==> flow/design.v (excerpt) <==
module cpu (
    input clk, 
    input reset,
    output reg [31:0] iaddr,
    input [31:0] idata,
    output reg [31:0] daddr,
    input [31:0] drdata,
    output reg [31:0] dwdata,
    output reg [3:0] dwe
);
clock: 5.87 ns
lec_check: 0
cap_margin: 20
core_margin: 2
core_utilization: 57
max_routing_layer: met4
setup_slack_margin: 1.03
slew_margin: 20
tns_end_percent: 5
run.sh (not shown) runs the stock make flow with config.mk's settings and CLKGATE_MAP_FILE=.
The baseline aborted during 5_1_grt.
Rerun with:
--- a/flow/config.mk
+++ b/flow/config.mk
@@ -9,6 +9,4 @@
 export CORE_MARGIN = 2
-export CORE_UTILIZATION = 57
-export MAX_ROUTING_LAYER = met4
-export SETUP_SLACK_MARGIN = 1.03
+export CORE_UTILIZATION = 40
+export PLACE_DENSITY = 0.6
 export SLEW_MARGIN = 20
-export TNS_END_PERCENT = 5
==> flow/constraint.sdc (replaced) <==
create_clock -name core_clock -period 10.6 [get_ports {clk}]
set_input_delay 2.1200 -clock core_clock [delete_from_list [all_inputs] [get_ports {clk}]]
set_output_delay 2.1200 -clock core_clock [all_outputs]
set_load 0.01 [all_outputs]
Effect: This time the run ran to the end with no violations; die size came out higher by 42%; area after synthesis does not change; synthesized cell count does not change.
Rerun with:
--- a/flow/config.mk
+++ b/flow/config.mk
@@ -10,3 +10,6 @@
 export CORE_UTILIZATION = 40
+export MAX_ROUTING_LAYER = met4
+export MIN_ROUTING_LAYER = met2
 export PLACE_DENSITY = 0.6
+export SETUP_SLACK_MARGIN = 2.77
 export SLEW_MARGIN = 20
==> flow/constraint.sdc (replaced) <==
create_clock -name core_clock -period 11.0 [get_ports {clk}]
set_input_delay 2.2000 -clock core_clock [delete_from_list [all_inputs] [get_ports {clk}]]
set_output_delay 2.2000 -clock core_clock [all_outputs]
set_load 0.01 [all_outputs]
What happened: The changed run died in 5_1_grt; synthesized cell count stays the same; die area does not change; area after synthesis does not change.
Rerun with:
--- a/flow/config.mk
+++ b/flow/config.mk
@@ -7,5 +7,13 @@
 export LEC_CHECK = 0
-export CAP_MARGIN = 20
-export CORE_MARGIN = 2
+export ABC_AREA = 1
+export CAP_MARGIN = 0
+export CELL_PAD_IN_SITES_DETAIL_PLACEMENT = 2
+export CELL_PAD_IN_SITES_GLOBAL_PLACEMENT = 1
+export CORE_ASPECT_RATIO = 1.37
+export CORE_MARGIN = 8
 export CORE_UTILIZATION = 40
+export CTS_CLUSTER_SIZE = 34
+export GPL_ROUTABILITY_DRIVEN = 0
+export GPL_TIMING_DRIVEN = 0
+export HOLD_SLACK_MARGIN = 0.12
 export MAX_ROUTING_LAYER = met4
@@ -14,2 +22,3 @@
 export SETUP_SLACK_MARGIN = 2.77
-export SLEW_MARGIN = 20
+export SLEW_MARGIN = 15
+export TNS_END_PERCENT = 70
Effect:
- The changed run never finished: it broke off in 5_1_grt (GRT-0116)
- synthesized area rose by 10%
- die area increases by 16%
- synthesized cell count goes up by 84%
Rerun with:
==> flow/config.mk (replaced) <==
export PLATFORM = sky130hd
export DESIGN_NAME = cpu
export DESIGN_NICKNAME = cpu
export VERILOG_FILES = /design/flow/design.v
export SDC_FILE = /design/flow/constraint.sdc
export NUM_CORES = 4
export LEC_CHECK = 0
export CAP_MARGIN = 20
export CORE_MARGIN = 2
export CORE_UTILIZATION = 51
export SETUP_SLACK_MARGIN = 1.03
export SLEW_MARGIN = 20
==> flow/constraint.sdc (replaced) <==
create_clock -name core_clock -period 5.87 [get_ports {clk}]
set_input_delay 1.1740 -clock core_clock [delete_from_list [all_inputs] [get_ports {clk}]]
set_output_delay 1.1740 -clock core_clock [all_outputs]
set_load 0.01 [all_outputs]
With this change the flow finished with setup timing left. Die area is lower by 32%. Synthesized cell count fell by about 46%. Synthesized area shrinks by 9.1%.

---

Setup of v27:
cpu again, from the RTL that the note above started with.
clock: 7.28 ns
lec_check: 0
abc_area: 0
cap_margin: 20
cell_pad_in_sites_global_placement: 1
core_margin: 2
core_utilization: 50
cts_cluster_size: 37
hold_slack_margin: 0.28
max_routing_layer: met5
min_routing_layer: met1
setup_slack_margin: 1.34
slew_margin: 20
tns_end_percent: 65
What the final checks of v27 revealed, after a flow that finished every stage, was a layout that fails on setup timing.
#### Input delta (v41 over v27)
- HOLD_SLACK_MARGIN removed (was 0.28)
- SETUP_SLACK_MARGIN removed (was 1.34)
- TNS_END_PERCENT removed (was 65)
- CELL_PAD_IN_SITES_GLOBAL_PLACEMENT removed (was 1)
- MAX_ROUTING_LAYER removed (was met5)
- CTS_CLUSTER_SIZE changed from 37 to 99
- ABC_AREA removed (was 0)
- PLACE_DENSITY newly set to 0.6
- CORE_UTILIZATION changed from 50 to 72
- MIN_ROUTING_LAYER removed (was met1)
- CTS_CLUSTER_DIAMETER newly set to 188
- the clock period (ns, I/O delays scaled along) changed from 7.28 to 6.7
==> results <==
Status(v41) = ERROR, stage = detailed placement. v27 -> v41: cell area after synthesis delta 0, exact match. Horizontal extent of the die, v41 vs v27: down by more than 10%. In the flow results for v41 and v27, the core outline area is larger on v27. Reported for v41 and v27, total cell area reported by yosys after synthesis turned out identical to the last digit. Per the comparison of v41 with v27, floorplan core density moved up, placer's final routability congestion estimate has increased, die area has decreased, number of core rows fell 22.
Inputs modified between v41 and v53:
- clearing PLACE_DENSITY, which used to be 0.6
- clearing CTS_CLUSTER_SIZE, which used to be 99
- clearing CTS_CLUSTER_DIAMETER, which used to be 188
- swapping 20 for 15 in SLEW_MARGIN
- putting TNS_END_PERCENT at 80 where nothing was set
- swapping 2 for 6 in CORE_MARGIN
- swapping 72 for 40 in CORE_UTILIZATION
- putting CELL_PAD_IN_SITES_GLOBAL_PLACEMENT at 2 where nothing was set
- swapping 6.7 for 11.0 in the clock period (ns, I/O delays scaled along)
### Flow results
The flow did not stop early for v53: all stages ran, and the layout cleared the timing, design-rule and antenna checks. Comparing v53 against v41, there is no change at all in post-synthesis share of cell area spent on full adders, half adders and majority gates. Diff v41..v53 | quantity of I/O buffers inserted on ports | unchanged. Diff v53..v41 | post-synthesis instance total | unchanged. Placer congestion estimate was higher in v41 than in v53. Delta(width of the die, v53 - v41) > 0. v41 has lower die extent in y than v53. The lower placeable core region came out of v41. The initial cell density of the core in v53 was lower than what v41 gave. Chip area (higher): v53. The number of placement rows of v53 is higher than that of v41.
Edits applied to the flow inputs when going from v53 to v33:
- SLEW_MARGIN: 15 -> 20
- CORE_UTILIZATION: 40 -> 50
- CORE_MARGIN: 6 -> 2
- CELL_PAD_IN_SITES_GLOBAL_PLACEMENT: 2 -> unset
- PLACE_DENSITY: unset -> 0.6
- SETUP_SLACK_MARGIN: unset -> 0.89
- TNS_END_PERCENT: 80 -> unset
- the clock period (ns, I/O delays scaled along): 11.0 -> 5.87
--- outcome ---
Of v33 and v53, just one finished clean: v53.
Diff v53 -> v33 | global routing met2 resource utilization | increase of 15 points
v33 against v53; count of buffers not belonging to the clock network in the layout is up by more than 100%.
v53 → v33: worst vdd rail ir drop +0.25 mV.
Edits applied to the flow inputs when going from v33 to v17:
- a change of CORE_UTILIZATION from 50 to 56
- a deleted SETUP_SLACK_MARGIN that had been 0.89
- an added TNS_END_PERCENT of 5
Findings:
v17 did not run to completion, as it errored out during global routing. Width of the chip: higher on v33. Compared with v33, in v17 area of the die lost about 10%, die extent in y lost 20 µm, floorplan-stage core utilization picked up an extra 5.9 points, clock buffer count from CTS lost 4, instance count after placement with tap cells included lost 78. v17 ended with less post-CTS setup buffer count than v33.
What v46 does differently from v17 at the input level:
- CORE_UTILIZATION: 56 -> 44
- TNS_END_PERCENT: 5 -> unset
- the clock period (ns, I/O delays scaled along): 5.87 -> 10.6
Findings:
- v46 completed every stage of the flow, and the final layout passed the timing, design-rule and antenna checks.
- Comparing v46 with v17, the post-synthesis cell area came out essentially unchanged.
- Buffers inserted during post-CTS setup optimization (v46 over v17): decrease, 153
- Die size, v46 vs v17: up by more than a quarter
Power figures rest on the tool's default switching activity, not on a simulated workload.
